== run 1 ==
Design PIEZO_reality_and_damedame, start of the top module:
module PIEZO_reality_and_damedame(RESETN,CLK_1MHZ,A,T,SONG );
==> flow/config.mk <==
export PLATFORM = sky130hd
export DESIGN_NAME = PIEZO_reality_and_damedame
export DESIGN_NICKNAME = PIEZO_reality_and_damedame
export VERILOG_FILES = /design/flow/design.v
export SDC_FILE = /design/flow/constraint.sdc
export NUM_CORES = 4
export LEC_CHECK = 0
export CAP_MARGIN = 20
export CELL_PAD_IN_SITES_DETAIL_PLACEMENT = 2
export CORE_MARGIN = 2
export CORE_UTILIZATION = 34
export CTS_CLUSTER_DIAMETER = 351
export GPL_TIMING_DRIVEN = 1
export PLACE_DENSITY_LB_ADDON = 0.17
export SLEW_MARGIN = 20
export TNS_END_PERCENT = 40
==> flow/constraint.sdc <==
create_clock -name core_clock -period 4.38 [get_ports {CLK_1MHZ}]
set_input_delay 0.8760 -clock core_clock [delete_from_list [all_inputs] [get_ports {CLK_1MHZ}]]
set_output_delay 0.8760 -clock core_clock [all_outputs]
set_load 0.01 [all_outputs]
run.sh (not shown) runs the stock make flow with config.mk's settings and CLKGATE_MAP_FILE=.
Run 1 went all the way through the flow, and no timing, DRC or antenna check failed.
The inputs of run 2 differ from those of run 1 as listed below.
- removing PLACE_DENSITY_LB_ADDON (formerly 0.17)
- removing CTS_CLUSTER_DIAMETER (formerly 351)
- removing GPL_TIMING_DRIVEN (formerly 1)
- removing TNS_END_PERCENT (formerly 40)
- removing CELL_PAD_IN_SITES_DETAIL_PLACEMENT (formerly 2)
- changing CORE_UTILIZATION from 34 to 66
- changing the clock period (ns, I/O delays scaled along) from 4.38 to 7.87
## What came out
- Taking run 1 as the reference, in run 2 mean post-synth cell area did not really move; total of cells resized after clock tree synthesis did not really move; width of the die went down.
- Relative to run 1, run 2 improves global-route wire length before repair.
- Post-route fraction of the period consumed by the critical path, run 1 and run 2: higher on run 1

========
build 41:
PIEZO_reality_and_damedame again, from the RTL that the note above started with.
==> flow/design.v (excerpt) <==
module PIEZO_reality_and_damedame(RESETN,CLK_1MHZ,A,T,SONG );
==> flow/config.mk <==
export PLATFORM = sky130hd
export DESIGN_NAME = PIEZO_reality_and_damedame
export DESIGN_NICKNAME = PIEZO_reality_and_damedame
export VERILOG_FILES = /design/flow/design.v
export SDC_FILE = /design/flow/constraint.sdc
export NUM_CORES = 4
export LEC_CHECK = 0
export CAP_MARGIN = 20
export CORE_MARGIN = 2
export CORE_UTILIZATION = 72
export CTS_CLUSTER_DIAMETER = 95
export CTS_CLUSTER_SIZE = 21
export HOLD_SLACK_MARGIN = 0.3
export PLACE_DENSITY_LB_ADDON = 0.19
export SETUP_SLACK_MARGIN = -0.14
export SLEW_MARGIN = 20
export TNS_END_PERCENT = 50
==> flow/constraint.sdc <==
create_clock -name core_clock -period 2.98 [get_ports {CLK_1MHZ}]
set_input_delay 0.5960 -clock core_clock [delete_from_list [all_inputs] [get_ports {CLK_1MHZ}]]
set_output_delay 0.5960 -clock core_clock [all_outputs]
set_load 0.01 [all_outputs]
The layout from build 41, despite a flow that completed every stage, fails the layout checks, with the failing checks listed as negative setup slack.
#### Input delta (build 33 over build 41)
- HOLD_SLACK_MARGIN removed (was 0.3)
- TNS_END_PERCENT removed (was 50)
- CTS_CLUSTER_DIAMETER removed (was 95)
- PLACE_DENSITY_LB_ADDON removed (was 0.19)
- CORE_UTILIZATION changed from 72 to 40
- SETUP_SLACK_MARGIN removed (was -0.14)
- CTS_CLUSTER_SIZE removed (was 21)
- the clock period (ns, I/O delays scaled along) changed from 2.98 to 10.0
==> results <==
- Build 33 was carried through to the last stage, and its layout satisfied the timing, DRC and antenna checks.
- First element of the critical path: A -> build 33, scale[1]$_DFFE_PN1P_ -> build 41
- Total chip power (build 33 vs. build 41) decreases by more than half
- A worst-path cell with the longest stage delay of sky130_fd_sc_hd__clkdlybuf4s50_1 is what build 33 shows, while sky130_fd_sc_hd__dfstp_2 belongs to build 41.
- Between build 33 and build 41, the met1 track utilization from global routing is lower for build 33.
- Diff build 41 -> build 33: die area higher; global-route usage lower.
The following lists how build 78 was set up differently from build 33:
- an added PLACE_DENSITY of 0.66
- a change of CORE_UTILIZATION from 40 to 72
==> comparison <==
Build 78: number of buffers outside the clock class in the layout 2 below build 33. Routed via count: higher on build 78. Taking build 33 as the reference, in build 78 power spent charging and discharging nets lower; maximum frequency from static timing analysis lower; power lower; detailed router's first-iteration violation count higher; area occupied by registers roughly the same. Worst hold slack ended up 6.3 ps lower on build 78 than on build 33. The higher global-route total usage across every layer of build 33 and build 78 is in build 78. When build 78 is set beside build 33, its sequential share of power turns out to be 5.2 points larger. Lower number of antenna violations at the first check in global routing was reported by build 33, not build 78.
For build 80, these inputs were changed with respect to build 78:
- PLACE_DENSITY no longer set, was 0.66
- CAP_MARGIN now 10, was 20
- MAX_ROUTING_LAYER now met4, previously not set
- SETUP_SLACK_MARGIN now 0.63, previously not set
- CTS_CLUSTER_SIZE now 32, previously not set
- the clock period (ns, I/O delays scaled along) now 6.46, was 10.0
Results
Comparing build 80 with build 78, the overall via count from detail_route came out essentially unchanged.
The lower maximum fanout encountered on the critical timing path of build 78 and build 80 is in build 78.
The higher overall power consumption of build 78 and build 80 is in build 80.
Taking build 78 as the reference, in build 80 clock latency on the worst-skew pair essentially unchanged; via count of the first global-routing pass shows an increase of 103; part of the total power dissipated in the clock network shrank by 1.1 points; final-layout non-clock buffer area share comparable.
Diff build 78..build 80 | setup total negative slack | unchanged

========
Setup of job 947:
Starting RTL as in the previous note.
make LEC_CHECK=0 ABC_AREA=1 CAP_MARGIN=0 CORE_ASPECT_RATIO=0.63 CORE_MARGIN=3 CORE_UTILIZATION=19 CTS_CLUSTER_DIAMETER=27 CTS_CLUSTER_SIZE=52 GPL_ROUTABILITY_DRIVEN=0 HOLD_SLACK_MARGIN=0.19 MAX_ROUTING_LAYER=met4 PLACE_DENSITY_LB_ADDON=0.05 SLEW_MARGIN=5 finish   # period 3.59 ns
What job 1974 does differently from job 947 at the input level:
==> flow/config.mk <==
export PLATFORM = sky130hd
export DESIGN_NAME = PIEZO_reality_and_damedame
export DESIGN_NICKNAME = PIEZO_reality_and_damedame
export VERILOG_FILES = /design/flow/design.v
export SDC_FILE = /design/flow/constraint.sdc
export NUM_CORES = 4
export LEC_CHECK = 0
export ABC_AREA = 0
export CAP_MARGIN = 20
export CORE_ASPECT_RATIO = 0.7
export CORE_MARGIN = 3
export CORE_UTILIZATION = 19
export CTS_CLUSTER_DIAMETER = 27
export GPL_ROUTABILITY_DRIVEN = 0
export HOLD_SLACK_MARGIN = 0.19
export PLACE_DENSITY_LB_ADDON = 0.16
export SLEW_MARGIN = 5
Notes after the runs:
Job 947 has higher layout inverter count without the clock tree than job 1974.
Comparing critical path depth for job 1974 and job 947, the smaller number came from job 1974.
Re data arrival time of the critical path: job 1974 and job 947 aren't equal, and the lower value belongs to job 947.
Of the two values seen for cell with the largest stage delay on the worst path, sky130_fd_sc_hd__dfstp_2 was produced by job 947 and sky130_fd_sc_hd__o41ai_4 by job 1974.
Compared with job 947, job 1974 shows a lower combinational power.
Job 1974 vs job 947 — core outline area dropped by a few percent
in -> async as the class of the worst hold path was reported by job 1974, and reg -> reg by job 947.
diff inputs: job 1974 => job 3965
==> flow/config.mk <==
export PLATFORM = sky130hd
export DESIGN_NAME = PIEZO_reality_and_damedame
export DESIGN_NICKNAME = PIEZO_reality_and_damedame
export VERILOG_FILES = /design/flow/design.v
export SDC_FILE = /design/flow/constraint.sdc
export NUM_CORES = 4
export LEC_CHECK = 0
export CAP_MARGIN = 20
export CORE_MARGIN = 2
export CORE_UTILIZATION = 72
export CTS_CLUSTER_SIZE = 32
export SLEW_MARGIN = 20
==> flow/constraint.sdc <==
create_clock -name core_clock -period 6.46 [get_ports {CLK_1MHZ}]
set_input_delay 1.2920 -clock core_clock [delete_from_list [all_inputs] [get_ports {CLK_1MHZ}]]
set_output_delay 1.2920 -clock core_clock [all_outputs]
set_load 0.01 [all_outputs]
### Flow results
- The higher leakage component of the power came out of job 1974.
- Setup slack of the critical path after layout in job 3965 is 1.99 ns above job 1974.
- Job 3965 ends up with a minimum clock period after layout that is 0.88 ns higher than in job 1974.
- Summary — combinational share of cell area, job 3965 relative to job 1974: higher, by 8.5 points.
Modified inputs, job 9071 compared to job 3965
diff --git a/flow/config.mk b/flow/config.mk
--- a/flow/config.mk
+++ b/flow/config.mk
@@ -9,4 +9,5 @@
 export CORE_MARGIN = 2
 export CORE_UTILIZATION = 72
-export CTS_CLUSTER_SIZE = 32
+export CTS_CLUSTER_DIAMETER = 91
+export CTS_CLUSTER_SIZE = 24
 export SLEW_MARGIN = 20
==> flow/constraint.sdc <==
create_clock -name core_clock -period 3.14 [get_ports {CLK_1MHZ}]
set_input_delay 0.6280 -clock core_clock [delete_from_list [all_inputs] [get_ports {CLK_1MHZ}]]
set_output_delay 0.6280 -clock core_clock [all_outputs]
set_load 0.01 [all_outputs]
[summary]
Job 9071 ran in full, but the layout does not pass; the checks complain about setup timing. Between job 9071 and job 3965, the multi-input combinational cell count does not differ in any meaningful way. Going from job 3965 to job 9071, number of optimization iterations in the first detailed-route pass moved up, total number of vias moved up, net total in the final layout moved up, post-route met1 wirelength moved up.

========
Setup of v13:
PIEZO_reality_and_damedame again, from the RTL that the note above started with.
Design PIEZO_reality_and_damedame, start of the top module:
module PIEZO_reality_and_damedame(RESETN,CLK_1MHZ,A,T,SONG );
input RESETN,CLK_1MHZ,A,T;
output SONG;
reg SONG;
reg BUFF,BUFF2;
reg [10:0] freq,freq2;
reg [31:0] CNT_SOUND,CNT_SOUND2;
integer CLK_COUNT,CLK_COUNT2;
integer scale,scale2;
always @(*)
begin
if(A&&~T)
	SONG = BUFF;
else if(~A&&T)
	SONG = BUFF2;	
else 
	SONG =0;
end
always @( posedge CLK_1MHZ)
begin
	case(scale)
		-2: freq <= 0;
		-1: freq <= 0;
		0: freq <= 1012;	 
		1:	freq <= 1516;	  
		2:	freq <= 955;		  
		3: freq <= 1012;	  
		4: freq <= 1136;	  
		5: freq <= 1275;	  
		6: freq <= 1012;	  
		7: freq <= 0;	     
		8: freq <= 1607;	  
		9: freq <= 955;		  
		10: freq <= 1012;	  
		11: freq <= 1136;	  
		12: freq <= 1275;	  
		13: freq <= 1012;	  
		14: freq <= 675;	  
		15: freq <= 758;	  
		16: freq <= 1012;	  
		17: freq <= 0;	 	  
		18: freq <= 1516;	  
		19: freq <= 1351;	  
		20: freq <= 1275;	  
		21: freq <= 1012;	  
		22: freq <= 1136;	  
		23: freq <= 1204;	  
		24: freq <= 1136;	  
		25: freq <= 0;	  
		26: freq <= 1516;	  
		27: freq <= 758;	  
		28: freq <= 851;	  
		29: freq <= 902;	  
		30: freq <= 851;	  
		31: freq <= 0;	  
		32: freq <= 1275;	  
		33: freq <= 851;	  
		34: freq <= 955;	  
		35: freq <= 1012;	  
		36: freq <= 955;	  
		37: freq <= 1012;	  
		38: freq <= 1136;	  
		39: freq <= 0;	 	  
		40: freq <= 1012;	  
		41: freq <= 1516;	  
		42: freq <= 955;	  
		43: freq <= 1012;	  
		44: freq <= 1136;	  
		45: freq <= 1275;	  
		46: freq <= 1012;	  
		47: freq <= 0;	     
		48: freq <= 1607;	  
		49: freq <= 955;	 
		50: freq <= 1012;	  
		51: freq <= 1136;	  
		52: freq <= 1275;	  
		53: freq <= 1012;	  
		54: freq <= 675;	  
		55: freq <= 758;	  
		56: freq <= 1012;	  
		57: freq <= 0;	 	  
		58: freq <= 1516;	  
		59: freq <= 1351;	  
		60: freq <= 1275;	  
		61: freq <= 1012;	  
		62: freq <= 1136;	  
		63: freq <= 1204;	  
		64: freq <= 1136;	  
		65: freq <= 0;	  
		66: freq <= 1516;	  
		67: freq <= 758;	  
		68: freq <= 851;	  
		69: freq <= 902;	  
		70: freq <= 851;	  
		71: freq <= 0;	  
		72: freq <= 1275;	  
		73: freq <= 851;	  
		74: freq <= 955;	  
		75: freq <= 1012;	  
		76: freq <= 1136;	  
		77: freq <= 1275;	  
		78: freq <= 1275;	  
		79: freq <= 0;       
  ...
clock: 3.35 ns
lec_check: 0
cap_margin: 20
core_aspect_ratio: 0.52
core_margin: 2
core_utilization: 67
cts_cluster_diameter: 281
cts_cluster_size: 16
gpl_routability_driven: 1
gpl_timing_driven: 1
place_density_lb_addon: 0.06
setup_slack_margin: -0.12
slew_margin: 20
To summarise v13: no stage aborted, but the layout did not pass its checks, failing on setup timing.
The inputs of v10 differ from those of v13 as listed below.
==> flow/config.mk <==
export PLATFORM = sky130hd
export DESIGN_NAME = PIEZO_reality_and_damedame
export DESIGN_NICKNAME = PIEZO_reality_and_damedame
export VERILOG_FILES = /design/flow/design.v
export SDC_FILE = /design/flow/constraint.sdc
export NUM_CORES = 4
export LEC_CHECK = 0
export CAP_MARGIN = 20
export CORE_MARGIN = 2
export CORE_UTILIZATION = 66
export CTS_CLUSTER_SIZE = 36
export SLEW_MARGIN = 20
==> flow/constraint.sdc <==
create_clock -name core_clock -period 4.03 [get_ports {CLK_1MHZ}]
set_input_delay 0.8060 -clock core_clock [delete_from_list [all_inputs] [get_ports {CLK_1MHZ}]]
set_output_delay 0.8060 -clock core_clock [all_outputs]
set_load 0.01 [all_outputs]
[summary]
Cmp v10 and v13 / worst max-slew margin expressed relative to the limit / lower: v10
Going from v13 to v10, total of fill cells in the finished design grows by about 10%.
Clock-buffer cell count ended up about 30% higher on v10 than on v13.
v10 reached the final stage; the timing, DRC and antenna checks on its layout passed.
Going from v13 to v10, final standard cell area without fillers fell 290 um2; post-synth tally of flip-flops with integrated enable about even.
Input-level comparison between v52 and v10:
--- a/flow/config.mk
+++ b/flow/config.mk
@@ -9,4 +9,3 @@
 export CORE_MARGIN = 2
-export CORE_UTILIZATION = 66
-export CTS_CLUSTER_SIZE = 36
+export CORE_UTILIZATION = 40
 export SLEW_MARGIN = 20
==> flow/constraint.sdc <==
create_clock -name core_clock -period 5.21 [get_ports {CLK_1MHZ}]
set_input_delay 1.0420 -clock core_clock [delete_from_list [all_inputs] [get_ports {CLK_1MHZ}]]
set_output_delay 1.0420 -clock core_clock [all_outputs]
set_load 0.01 [all_outputs]
Notes after the runs:
- [compare] base=v10 new=v52: switching power share of the total saw an increase; met1 track demand over resource lower; sequential power shows a reduction of 23%.
- Per the comparison of v52 with v10, routed length on met1 picked up an extra 3.0%, wire length lost 620 um.

========
PIEZO_reality_and_damedame again, from the RTL that the note above started with.
Design PIEZO_reality_and_damedame, start of the top module:
module PIEZO_reality_and_damedame(RESETN,CLK_1MHZ,A,T,SONG );
clock: 6.21 ns
lec_check: 0
cap_margin: 10
core_margin: 2
core_utilization: 72
cts_cluster_diameter: 82
cts_cluster_size: 32
setup_slack_margin: -0.57
slew_margin: 40
Then changed:
- CAP_MARGIN: 10 -> 20
- CTS_CLUSTER_DIAMETER: 82 -> not set
- CTS_CLUSTER_SIZE: 32 -> not set
- PLACE_DENSITY: not set -> 0.67
- SETUP_SLACK_MARGIN: -0.57 -> not set
- SLEW_MARGIN: 40 -> 20
- clock period: 6.21 -> 10.0 ns (I/O delays scaled with it)
After rerunning: The new run finished clean; total power went down by 25%; setup slack improved by 2.5 ns; critical path depth came out lower by 7; sequential share of layout area goes down by 1.3 points; final area goes up by 3.0%; wire length came out higher by 6.2%; worst hold slack got worse by 0.030 ns; combinational power decreases by 38%; cell count climbs by 1.6%.

========
== run A ==
PIEZO_reality_and_damedame again, from the RTL that the note above started with.
==> flow/design.v (excerpt) <==
module PIEZO_reality_and_damedame(RESETN,CLK_1MHZ,A,T,SONG );
input RESETN,CLK_1MHZ,A,T;
output SONG;
reg SONG;
reg BUFF,BUFF2;
reg [10:0] freq,freq2;
reg [31:0] CNT_SOUND,CNT_SOUND2;
integer CLK_COUNT,CLK_COUNT2;
integer scale,scale2;
always @(*)
begin
if(A&&~T)
	SONG = BUFF;
else if(~A&&T)
	SONG = BUFF2;	
else 
	SONG =0;
end
always @( posedge CLK_1MHZ)
begin
	case(scale)
		-2: freq <= 0;
		-1: freq <= 0;
		0: freq <= 1012;	 
		1:	freq <= 1516;	  
		2:	freq <= 955;		  
		3: freq <= 1012;	  
		4: freq <= 1136;	  
		5: freq <= 1275;	  
		6: freq <= 1012;	  
		7: freq <= 0;	     
		8: freq <= 1607;	  
		9: freq <= 955;		  
		10: freq <= 1012;	  
		11: freq <= 1136;	  
		12: freq <= 1275;	  
		13: freq <= 1012;	  
		14: freq <= 675;	  
		15: freq <= 758;	  
		16: freq <= 1012;	  
		17: freq <= 0;	 	  
		18: freq <= 1516;	  
		19: freq <= 1351;	  
		20: freq <= 1275;	  
		21: freq <= 1012;	  
		22: freq <= 1136;	  
		23: freq <= 1204;	  
		24: freq <= 1136;	  
		25: freq <= 0;	  
		26: freq <= 1516;	  
		27: freq <= 758;	  
		28: freq <= 851;	  
		29: freq <= 902;	  
		30: freq <= 851;	  
		31: freq <= 0;	  
		32: freq <= 1275;	  
		33: freq <= 851;	  
		34: freq <= 955;	  
		35: freq <= 1012;	  
		36: freq <= 955;	  
		37: freq <= 1012;	  
		38: freq <= 1136;	  
		39: freq <= 0;	 	  
		40: freq <= 1012;	  
		41: freq <= 1516;	  
		42: freq <= 955;	  
		43: freq <= 1012;	  
		44: freq <= 1136;	  
		45: freq <= 1275;	  
		46: freq <= 1012;	  
		47: freq <= 0;	     
		48: freq <= 1607;	  
		49: freq <= 955;	 
		50: freq <= 1012;	  
		51: freq <= 1136;	  
		52: freq <= 1275;	  
		53: freq <= 1012;	  
  ...
clock: 2.98 ns
lec_check: 0
cap_margin: 20
core_margin: 2
core_utilization: 72
cts_cluster_diameter: 95
cts_cluster_size: 21
hold_slack_margin: 0.3
place_density_lb_addon: 0.25
setup_slack_margin: -0.14
slew_margin: 20
The flow completed for run A, but it is not clean: the layout still shows setup timing.
> inputs changed (run A -> run B)
- a change of SETUP_SLACK_MARGIN from -0.14 to -0.28
- a change of CAP_MARGIN from 20 to 10
- a deleted PLACE_DENSITY_LB_ADDON that had been 0.25
- a deleted HOLD_SLACK_MARGIN that had been 0.3
- a change of CTS_CLUSTER_DIAMETER from 95 to 91
- a change of CTS_CLUSTER_SIZE from 21 to 24
## What came out
Run B ran in full, but the layout does not pass; the checks complain about setup timing.
Worst hold-check slack for run B: 0.34 ns down relative to run A
Relative to run A, total setup violations reported at the end of the flow has decreased by 7 in run B.
Headroom to the max-slew limit (run B over run A): decrease, 5.6 points
Lower path length in cells of the critical path goes to run A over run B.
The fraction of area in non-clock buffers of run B is higher than that of run A.
Input changes introduced in run C (baseline for comparison: run B):
- CTS_CLUSTER_DIAMETER: 91 -> unset
- CORE_UTILIZATION: 72 -> 70
- SETUP_SLACK_MARGIN: -0.28 -> unset
- CAP_MARGIN: 10 -> 20
- the clock period (ns, I/O delays scaled along): 2.98 -> 4.15
### Flow results
- Summary of run B and run C: one run falls short of a clean finish, namely run B.
- On final critical path time including I/O delays and setup: between run B and run C, it ends up lower for run B.
- Per the comparison of run C with run B, met1 track demand over resource in global routing down 0.74 points, via count down 4.9%, final weighted congestion in routability-driven placement down about 2.3%, count of clock-buffer cells in the layout up 13, global-route usage down 2.2 points.
- For the share of the cycle needed by the critical path after routing, run C came in 18 points lower than run B did.
- When run C is set beside run B, its post-detailed-route wirelength per cell turns out to be 2.6% smaller.
- Cmp run B and run C / wire length / higher: run B
- On number of tap cells inserted: run C sits above run B.
Power and IR drop assume default switching activity.
